Setup of run 1:
// Module_Wrapper
module Module_Wrapper (
    input logic ACLK,
    input logic ARESETN,
    input  logic [31:0] AWADDR,
    input  logic AWVALID,
    output logic AWREADY,
    input  logic [31:0] WDATA,
    input  logic WVALID,
    output logic WREADY,
    output logic [1:0] BRESP,
    output logic BVALID,
    input  logic BREADY,
    output logic [1:0] SS,
    output logic MOSI,
    output logic SCLK,
    input  logic MISO
);
    logic sclk_int, sclk_tick;
    logic fready_full, fready_empty;
    logic wr_en, rd_en;
    logic [31:0] tx_data_bus, ss_data_bus;
    logic [31:0] fifo_tx_out, fifo_ss_out;
    logic [33:0] data_to_master;
    logic go, dready, sresp;
    logic tx_full, tx_empty, ss_full, ss_empty;
    FDIVIDER fdiv_inst (
        .ACLK(ACLK),
        .RESTN(ARESETN),
        .SCLK(sclk_int),
        .TICK(sclk_tick)
    );
    AXI_SLAVE axi_inst (
        .ACLK(ACLK),
        .ARESETN(ARESETN),
        .AWADDR(AWADDR), .AWVALID(AWVALID), .AWREADY(AWREADY),
        .WDATA(WDATA), .WVALID(WVALID), .WREADY(WREADY),
        .BRESP(BRESP), .BVALID(BVALID), .BREADY(BREADY),
        .FREADY_full(fready_full),
        .wr_en(wr_en),
        .Tx_data_out(tx_data_bus),
        .SS_data_out(ss_data_bus)
    );
    Async_Tx_FIFO tx_fifo_inst (
        .ACLK(ACLK),
        .SCLK(sclk_tick),
        .rst_n(ARESETN),
        .data_in(tx_data_bus),
        .wr_en(wr_en),
        .rd_en(rd_en),
        .data_out(fifo_tx_out),
        .full(tx_full),
        .empty(tx_empty)
    );
    Async_SS_FIFO ss_fifo_inst (
        .ACLK(ACLK),
        .SCLK(sclk_tick),
        .rst_n(ARESETN),
        .data_in(ss_data_bus),
        .wr_en(wr_en),
        .rd_en(rd_en),
  ...
==> flow/config.mk <==
export PLATFORM = sky130hd
export DESIGN_NAME = Module_Wrapper
export DESIGN_NICKNAME = Module_Wrapper
export VERILOG_FILES = /design/flow/design.v
export SDC_FILE = /design/flow/constraint.sdc
export NUM_CORES = 4
export LEC_CHECK = 0
export ABC_AREA = 1
export CAP_MARGIN = 20
export CORE_MARGIN = 2
export CORE_UTILIZATION = 70
export PLACE_DENSITY_LB_ADDON = 0.23
export SETUP_SLACK_MARGIN = 0.7
export SLEW_MARGIN = 20
==> flow/constraint.sdc <==
create_clock -name core_clock -period 2.35 [get_ports {ACLK}]
set_input_delay 0.4700 -clock core_clock [delete_from_list [all_inputs] [get_ports {ACLK}]]
set_output_delay 0.4700 -clock core_clock [all_outputs]
set_load 0.01 [all_outputs]
run.sh (not shown) runs the stock make flow with config.mk's settings and CLKGATE_MAP_FILE=.
[flow] run 1 | stages: complete | final checks: fail | reason: negative setup slack
Changes in run 2 relative to run 1:
- clearing SETUP_SLACK_MARGIN, which used to be 0.7
- swapping 70 for 65 in CORE_UTILIZATION
- clearing PLACE_DENSITY_LB_ADDON, which used to be 0.23
- clearing ABC_AREA, which used to be 1
- swapping 2.35 for 3.56 in the clock period (ns, I/O delays scaled along)
Findings:
Run 1 ended up with more cell instances than run 2 did. The maximum vdd drop in run 2 is 0.51 times that in run 1. Summary of run 2 over run 1: weighted congestion at the end of routability-driven global placement dropped about 11%; summed standard-cell area reported by yosys dropped about 2.5%. When run 2 is set beside run 1, its worst hold slack turns out to be 0.12 ns larger. Clock-buffer cell count was lower in run 1 than in run 2. Number of buffer and inverter instances along the worst setup path in run 2 is 1 lower than in run 1. Every run in run 2 and run 1 closed cleanly, with the single exception of run 1. Run 1 -> stages 100% | layout checks FAIL | negative setup slack.
Setup changes, run 2 to run 3
- swapping 65 for 40 in CORE_UTILIZATION
- swapping 3.56 for 7.0 in the clock period (ns, I/O delays scaled along)
Results
Area added between synthesis and finish: run 3 vs run 2 up 0.88 points
Run 3: final non-filler cell total higher than run 2
Max insertion delay of the later-clocked pin in the worst-skew pair across run 3 and run 2: run 3
In the tables for run 3 and run 2, met1 routing resource usage after global routing reads higher with run 2.
Run 3 vs. run 2: final HPWL from detailed placement now sits lower, required time of the critical path higher.
Per the comparison of run 3 with run 2, total vias in the final route now sits lower, part of the total power dissipated in the clock network now sits higher, area of all sequential standard cells now sits at about the same level, non-clock buffer count now sits lower.
No activity file was given, so power comes from the tool's default toggle rates.
